Setup of run 1:
==> flow/design.v (excerpt) <==
module TNS_dec_33(
    input wire clk,
    input wire rst_n,
    input wire [32:0] codein,
    output reg [30 - 1 : 0] dataout
    );
    wire [30 - 1 : 0] dataout_wire;
    assign dataout_wire = (codein[32]*847425747) + (codein[31]*564950498) + (codein[30]*282475249) + 
                    (codein[29]*121060821) + (codein[28]*80707214) + (codein[27]*40353607) + 
                    (codein[26]*17294403) + (codein[25]*11529602) + (codein[24]*5764801) + 
                    (codein[23]*2470629) + (codein[22]*1647086) + (codein[21]*823543) + 
                    (codein[20]*352947) + (codein[19]*235298) + (codein[18]*117649) + (codein[17]*50421) + (codein[16]*33614) + 
                    (codein[15]*16807) + (codein[14]*7203) + (codein[13]*4802) + (codein[12]*2401) + (codein[11]*1029) +
                    (codein[10]*686) + (codein[9]*343) + (codein[8]*147) + (codein[7]*98) + (codein[6]*49) +
                    (codein[5]*21) + (codein[4]*14) + (codein[3]*7) + (codein[2]*3) + (codein[1]*2) +
                    (codein[0]*1);
    always @(posedge clk or negedge rst_n) begin
  ...
Size in the first run: about 910 cells after synthesis, about 30 flip-flops, about 65 I/O pins.
clock: 6.48 ns
lec_check: 0
abc_area: 0
cap_margin: 10
cell_pad_in_sites_detail_placement: 1
cell_pad_in_sites_global_placement: 3
core_margin: 2
core_utilization: 35
cts_cluster_diameter: 276
cts_cluster_size: 89
max_routing_layer: met5
min_routing_layer: met2
place_density_lb_addon: 0.28
setup_slack_margin: 1.61
slew_margin: 20
tns_end_percent: 85
run.sh (not shown) runs the stock make flow with config.mk's settings and CLKGATE_MAP_FILE=.
The flow completed for run 1, but it is not clean: the layout still shows negative setup slack.
[inputs] run 2 vs run 1
==> flow/config.mk <==
export PLATFORM = sky130hd
export DESIGN_NAME = TNS_dec_33
export DESIGN_NICKNAME = TNS_dec_33
export VERILOG_FILES = /design/flow/design.v
export SDC_FILE = /design/flow/constraint.sdc
export NUM_CORES = 4
export LEC_CHECK = 0
export ABC_AREA = 1
export CAP_MARGIN = 20
export CORE_MARGIN = 2
export CORE_UTILIZATION = 25
export SLEW_MARGIN = 20
==> flow/constraint.sdc <==
create_clock -name core_clock -period 8.8 [get_ports {clk}]
set_input_delay 1.7600 -clock core_clock [delete_from_list [all_inputs] [get_ports {clk}]]
set_output_delay 1.7600 -clock core_clock [all_outputs]
set_load 0.01 [all_outputs]
[summary]
- Run 2 completed end to end with timing, DRC and antenna clean.
- Of run 1 and run 2, the run reporting the lower die size was run 1.
- dataout[29]$_DFF_PN0_ as the capturing element of the worst setup path was reported by run 1, and dataout[25]$_DFF_PN0_ by run 2.
- Changes observed in run 2 relative to run 1: die boundary height picked up an extra 22%, via count lost 2303.
- Slew of the pin with the lowest slew margin (higher): run 1
- Routed wire length in run 2 is about 7% below run 1.
- Compared with run 1, run 2 shows a fraction of the cycle the final worst path needs that is 19 points lower.
- Higher non-clock buffer total of the final layout among run 1 and run 2: run 1
Changes in run 3 relative to run 2:
diff --git a/flow/config.mk b/flow/config.mk
--- a/flow/config.mk
+++ b/flow/config.mk
@@ -6,7 +6,7 @@
 export NUM_CORES = 4
 export LEC_CHECK = 0
-export ABC_AREA = 1
 export CAP_MARGIN = 20
 export CORE_MARGIN = 2
-export CORE_UTILIZATION = 25
+export CORE_UTILIZATION = 64
+export SETUP_SLACK_MARGIN = 1.78
 export SLEW_MARGIN = 20
==> flow/constraint.sdc <==
create_clock -name core_clock -period 7.97 [get_ports {clk}]
set_input_delay 1.5940 -clock core_clock [delete_from_list [all_inputs] [get_ports {clk}]]
set_output_delay 1.5940 -clock core_clock [all_outputs]
set_load 0.01 [all_outputs]
==> results <==
Delta (run 3 minus run 2): violation count after the first detailed-route iteration fell about 19%, worst hold slack fell 190 ps, area overhead of the layout relative to synthesis rose 9.1 points.
Inputs modified between run 3 and run 4:
diff --git a/flow/config.mk b/flow/config.mk
--- a/flow/config.mk
+++ b/flow/config.mk
@@ -8,5 +8,6 @@
 export CAP_MARGIN = 20
 export CORE_MARGIN = 2
-export CORE_UTILIZATION = 64
-export SETUP_SLACK_MARGIN = 1.78
+export CORE_UTILIZATION = 72
+export CTS_CLUSTER_SIZE = 32
+export SETUP_SLACK_MARGIN = 1.22
 export SLEW_MARGIN = 20
Findings:
No crash in run 4: every stage finished, but the layout fails its final checks due to negative setup slack. Run 4 ended up with dataout[29]$_DFF_PN0_ as its capture point of the critical path; run 3 ended up with dataout[24]$_DFF_PN0_. Diff run 3 -> run 4: data-path buffer share of cell area in the final layout lower, part of the cycle the worst path needs higher, number of global-route vias before repair higher. [compare] base=run 3 new=run 4: post-synthesis to final-layout area growth went down 0.51 points; wire length has increased; routed metal-1 wirelength up about 14%. Of the two values seen for slowest cell on the critical path, sky130_fd_sc_hd__fa_2 was produced by run 3 and sky130_fd_sc_hd__fa_1 by run 4.
[inputs] run 5 vs run 4
diff --git a/flow/config.mk b/flow/config.mk
--- a/flow/config.mk
+++ b/flow/config.mk
@@ -6,8 +6,8 @@
 export NUM_CORES = 4
 export LEC_CHECK = 0
+export ABC_AREA = 0
 export CAP_MARGIN = 20
 export CORE_MARGIN = 2
 export CORE_UTILIZATION = 72
-export CTS_CLUSTER_SIZE = 32
-export SETUP_SLACK_MARGIN = 1.22
+export HOLD_SLACK_MARGIN = -0.08
 export SLEW_MARGIN = 20
==> flow/constraint.sdc <==
create_clock -name core_clock -period 7.04 [get_ports {clk}]
set_input_delay 1.4080 -clock core_clock [delete_from_list [all_inputs] [get_ports {clk}]]
set_output_delay 1.4080 -clock core_clock [all_outputs]
set_load 0.01 [all_outputs]
Results
- Reported for run 4 and run 5, aoi/oai-family share of the synthesized area turned out identical to the last digit.
- Diff run 4 -> run 5 | number of setup buffers added after CTS | decrease of 8
- From run 4 to run 5, cell row count did not move at all.
- Each of run 4 and run 5 falls short of a clean finish.
- The layout from run 4, despite a flow that completed every stage, fails the layout checks, with the failing checks listed as negative setup slack.
- Tool error GRT-0116 stopped run 5 during global routing; no final results.
Relative to run 5, the following input files were edited for run 6:
diff --git a/flow/config.mk b/flow/config.mk
--- a/flow/config.mk
+++ b/flow/config.mk
@@ -6,8 +6,7 @@
 export NUM_CORES = 4
 export LEC_CHECK = 0
-export ABC_AREA = 0
+export ABC_AREA = 1
 export CAP_MARGIN = 20
 export CORE_MARGIN = 2
-export CORE_UTILIZATION = 72
-export HOLD_SLACK_MARGIN = -0.08
+export CORE_UTILIZATION = 40
 export SLEW_MARGIN = 20
==> flow/constraint.sdc <==
create_clock -name core_clock -period 12.0 [get_ports {clk}]
set_input_delay 2.4000 -clock core_clock [delete_from_list [all_inputs] [get_ports {clk}]]
set_output_delay 2.4000 -clock core_clock [all_outputs]
set_load 0.01 [all_outputs]
- Run 6 | stages: all done | timing, DRC, antenna: all pass
- Compared run 6 vs run 5, and number of gates resized after CTS is down in run 6.
- Run 6 vs. run 5: Yosys chip area picked up an extra 650 sq um; area after synthesis picked up an extra 650 sq um.
- From run 5 to run 6 the numbers moved as follows: core utilization before placement shrank by 34 points; post-synthesis net count now sits higher; xor/xnor cell area share of the yosys netlist has decreased.
- Run 6 vs. run 5: global placement routability congestion fell 4.5%, area enclosed by the die boundary saw an increase.

* * *

run A:
The RTL this note starts from:
==> flow/design.v <==
`timescale 1ns / 1ps
module TNS_dec_33(
    input wire clk,
    input wire rst_n,
    input wire [32:0] codein,
    output reg [30 - 1 : 0] dataout
    );
    wire [30 - 1 : 0] dataout_wire;
    assign dataout_wire = (codein[32]*847425747) + (codein[31]*564950498) + (codein[30]*282475249) + 
                    (codein[29]*121060821) + (codein[28]*80707214) + (codein[27]*40353607) + 
                    (codein[26]*17294403) + (codein[25]*11529602) + (codein[24]*5764801) + 
                    (codein[23]*2470629) + (codein[22]*1647086) + (codein[21]*823543) + 
                    (codein[20]*352947) + (codein[19]*235298) + (codein[18]*117649) + (codein[17]*50421) + (codein[16]*33614) + 
                    (codein[15]*16807) + (codein[14]*7203) + (codein[13]*4802) + (codein[12]*2401) + (codein[11]*1029) +
                    (codein[10]*686) + (codein[9]*343) + (codein[8]*147) + (codein[7]*98) + (codein[6]*49) +
                    (codein[5]*21) + (codein[4]*14) + (codein[3]*7) + (codein[2]*3) + (codein[1]*2) +
                    (codein[0]*1);
    always @(posedge clk or negedge rst_n) begin
        if (~rst_n) begin
            dataout <= 0;
        end
        else begin
            dataout <= dataout_wire;
        end
    end
endmodule
==> flow/config.mk <==
export PLATFORM = sky130hd
export DESIGN_NAME = TNS_dec_33
export DESIGN_NICKNAME = TNS_dec_33
export VERILOG_FILES = /design/flow/design.v
export SDC_FILE = /design/flow/constraint.sdc
export NUM_CORES = 4
export LEC_CHECK = 0
export CAP_MARGIN = 15
export CELL_PAD_IN_SITES_GLOBAL_PLACEMENT = 2
export CORE_ASPECT_RATIO = 0.78
export CORE_MARGIN = 2
export CORE_UTILIZATION = 32
export CTS_CLUSTER_SIZE = 18
export MAX_ROUTING_LAYER = met4
export PLACE_DENSITY_LB_ADDON = 0.12
export SETUP_SLACK_MARGIN = -0.1
export SLEW_MARGIN = 20
==> flow/constraint.sdc <==
create_clock -name core_clock -period 12.0 [get_ports {clk}]
set_input_delay 2.4000 -clock core_clock [delete_from_list [all_inputs] [get_ports {clk}]]
set_output_delay 2.4000 -clock core_clock [all_outputs]
set_load 0.01 [all_outputs]
The following lists how run B was set up differently from run A:
==> flow/config.mk <==
export PLATFORM = sky130hd
export DESIGN_NAME = TNS_dec_33
export DESIGN_NICKNAME = TNS_dec_33
export VERILOG_FILES = /design/flow/design.v
export SDC_FILE = /design/flow/constraint.sdc
export NUM_CORES = 4
export LEC_CHECK = 0
export ABC_AREA = 0
export CAP_MARGIN = 20
export CORE_ASPECT_RATIO = 0.5
export CORE_MARGIN = 2
export CORE_UTILIZATION = 39
export CTS_CLUSTER_SIZE = 10
export SLEW_MARGIN = 20
export TNS_END_PERCENT = 10
## What came out
Run B did not stop at any stage, and its layout met the timing, DRC and antenna checks.
Run B vs. run A: data arrival time of the critical path now sits higher, cell area after layout now sits lower, post-synth tally of flip-flops with integrated enable now sits at about the same level.
Reported for run B and run A, number of nets at floorplan turned out identical to the last digit.
Sort run B and run A by maximum fanout encountered on the critical timing path desc -> top: run B
Re hold slack: run B and run A aren't equal, and the lower value belongs to run A.
[compare] base=run A new=run B: slew at the pin closest to its max-slew limit now sits higher; critical path depth now sits lower; fmax now sits lower.
[inputs] run C vs run B
==> flow/config.mk <==
export PLATFORM = sky130hd
export DESIGN_NAME = TNS_dec_33
export DESIGN_NICKNAME = TNS_dec_33
export VERILOG_FILES = /design/flow/design.v
export SDC_FILE = /design/flow/constraint.sdc
export NUM_CORES = 4
export LEC_CHECK = 0
export CAP_MARGIN = 20
export CELL_PAD_IN_SITES_GLOBAL_PLACEMENT = 1
export CORE_MARGIN = 2
export CORE_UTILIZATION = 59
export SLEW_MARGIN = 20
- In run C the routed via count divided by cell count turned out 11% higher than in run B.
- Run C: non-clock buffer count is 1.5% higher than what run B reported.
- Between run B and run C, the hold violation count in the final report figures differ only marginally.
- Run C against run B: signal arrival time at the worst endpoint shows a reduction of 0.10 ns; worst hold slack increased by 0.0050 ns relative to the old numbers.
- Going from run B to run C, setup fix buffers added after clock tree synthesis closely matched the old numbers; core occupancy in the finished layout grew by 22 points.
#### Input delta (run D over run C)
diff --git a/flow/config.mk b/flow/config.mk
--- a/flow/config.mk
+++ b/flow/config.mk
@@ -7,6 +7,9 @@
 export LEC_CHECK = 0
+export ABC_AREA = 0
 export CAP_MARGIN = 20
-export CELL_PAD_IN_SITES_GLOBAL_PLACEMENT = 1
 export CORE_MARGIN = 2
-export CORE_UTILIZATION = 59
+export CORE_UTILIZATION = 24
+export CTS_CLUSTER_SIZE = 10
+export PLACE_DENSITY = 0.9
 export SLEW_MARGIN = 20
+export TNS_END_PERCENT = 10
==> results <==
Slew at the pin with the worst max-slew slack sits higher in run D than in run C. Diff run C -> run D: total die size increased by 140% relative to the old numbers. Summary of run D over run C: flop share of the area lower.

* * *

Setup of wip/delta:
RTL: the design.v shown in full above, as it stands there.
clock: 11.8 ns
lec_check: 0
abc_area: 0
cap_margin: 0
cell_pad_in_sites_detail_placement: 1
core_aspect_ratio: 0.92
core_margin: 9
core_utilization: 40
gpl_timing_driven: 1
hold_slack_margin: 0.26
max_routing_layer: met4
setup_slack_margin: 1.54
slew_margin: 20
Every stage of the flow completed for wip/delta, and the final layout passed the timing, DRC and antenna checks.
Relative to wip/delta, the following input files were edited for wip/indigo:
diff --git a/flow/config.mk b/flow/config.mk
--- a/flow/config.mk
+++ b/flow/config.mk
@@ -12,7 +12,7 @@
 export CORE_MARGIN = 9
 export CORE_UTILIZATION = 40
-export GPL_TIMING_DRIVEN = 1
+export GPL_TIMING_DRIVEN = 0
 export HOLD_SLACK_MARGIN = 0.26
-export MAX_ROUTING_LAYER = met4
+export MAX_ROUTING_LAYER = met5
 export SETUP_SLACK_MARGIN = 1.54
 export SLEW_MARGIN = 20
==> flow/constraint.sdc <==
create_clock -name core_clock -period 8.32 [get_ports {clk}]
set_input_delay 1.6640 -clock core_clock [delete_from_list [all_inputs] [get_ports {clk}]]
set_output_delay 1.6640 -clock core_clock [all_outputs]
set_load 0.01 [all_outputs]
--- outcome ---
Both conditions hold for wip/indigo: the flow ran to the end and the final layout passed the timing, DRC and antenna checks. wip/indigo ended up with a higher met2 global-route usage than wip/delta did. The number of cells in the finished layout apart from fillers of wip/indigo exceeds that of wip/delta by 29. Compared with wip/delta, wip/indigo shows a worst setup slack that is 1.67 ns lower. wip/indigo ended up with a lower minimum hold slack than wip/delta did. The total nets after synthesis of wip/indigo and that of wip/delta are within noise of each other. Re quantity of gates resized following cts: wip/delta was lower than wip/indigo.
Inputs modified between wip/indigo and wip/zinc:
==> flow/config.mk <==
export PLATFORM = sky130hd
export DESIGN_NAME = TNS_dec_33
export DESIGN_NICKNAME = TNS_dec_33
export VERILOG_FILES = /design/flow/design.v
export SDC_FILE = /design/flow/constraint.sdc
export NUM_CORES = 4
export LEC_CHECK = 0
export ABC_AREA = 0
export CAP_MARGIN = 20
export CORE_MARGIN = 2
export CORE_UTILIZATION = 70
export HOLD_SLACK_MARGIN = -0.09
export SLEW_MARGIN = 20
==> flow/constraint.sdc <==
create_clock -name core_clock -period 6.58 [get_ports {clk}]
set_input_delay 1.3160 -clock core_clock [delete_from_list [all_inputs] [get_ports {clk}]]
set_output_delay 1.3160 -clock core_clock [all_outputs]
set_load 0.01 [all_outputs]
--- outcome ---
- wip/zinc vs. wip/indigo: post-detailed-placement cell area now larger, summed standard-cell area reported by yosys comparable.
- Horizontal extent of the die was lower in the run labelled wip/zinc.
- In the reports for wip/zinc and wip/indigo, the larger height of the die belongs to wip/indigo.
- Die size: wip/zinc is under wip/indigo
- Higher starting density of the core among wip/zinc and wip/indigo: wip/zinc
- Against wip/indigo as the reference, wip/zinc delivers a lower number of instances resized during post-cts repair.
- When wip/zinc is set beside wip/indigo, its detailed-placement wirelength estimate turns out to be 6.8% larger.
- wip/zinc: it failed during 5_1_grt, and the tool reported GRT-0232.
- Between wip/zinc and wip/indigo, the worst setup slack before clock tree synthesis is lower for wip/zinc.

* * *

== JK ==
RTL: the design.v shown in full above, as it stands there.
clock: 11.8 ns
lec_check: 0
abc_area: 1
cap_margin: 0
cell_pad_in_sites_detail_placement: 1
core_aspect_ratio: 0.92
core_margin: 9
core_utilization: 40
gpl_routability_driven: 0
gpl_timing_driven: 1
hold_slack_margin: 0.26
max_routing_layer: met4
setup_slack_margin: 1.54
slew_margin: 30
Input changes introduced in MS (baseline for comparison: JK):
- clearing CORE_ASPECT_RATIO, which used to be 0.92
- clearing HOLD_SLACK_MARGIN, which used to be 0.26
- clearing MAX_ROUTING_LAYER, which used to be met4
- swapping 0 for 20 in CAP_MARGIN
- clearing ABC_AREA, which used to be 1
- clearing SETUP_SLACK_MARGIN, which used to be 1.54
- swapping 30 for 20 in SLEW_MARGIN
- swapping 9 for 2 in CORE_MARGIN
- swapping 40 for 59 in CORE_UTILIZATION
- clearing GPL_TIMING_DRIVEN, which used to be 1
- clearing CELL_PAD_IN_SITES_DETAIL_PLACEMENT, which used to be 1
- clearing GPL_ROUTABILITY_DRIVEN, which used to be 0
- swapping 11.8 for 5.56 in the clock period (ns, I/O delays scaled along)
Notes after the runs:
Of JK and MS, only JK finishes the flow clean.
Summary — global-route track usage on met1, MS relative to JK: higher, by 14 points.
Changes observed in MS relative to JK: non-clock buffer instance count of the final layout rose 300%, cell area rose 1200 um2.
Die area (JK / MS): 1.8
Share of the clock period used by the worst path after layout delta for MS relative to JK: 50 points higher
In the metrics for JK and MS, the one carrying the higher global-route track usage on met2 is MS.
Worst-case setup margin in the final layout: MS vs JK down 4350 ps
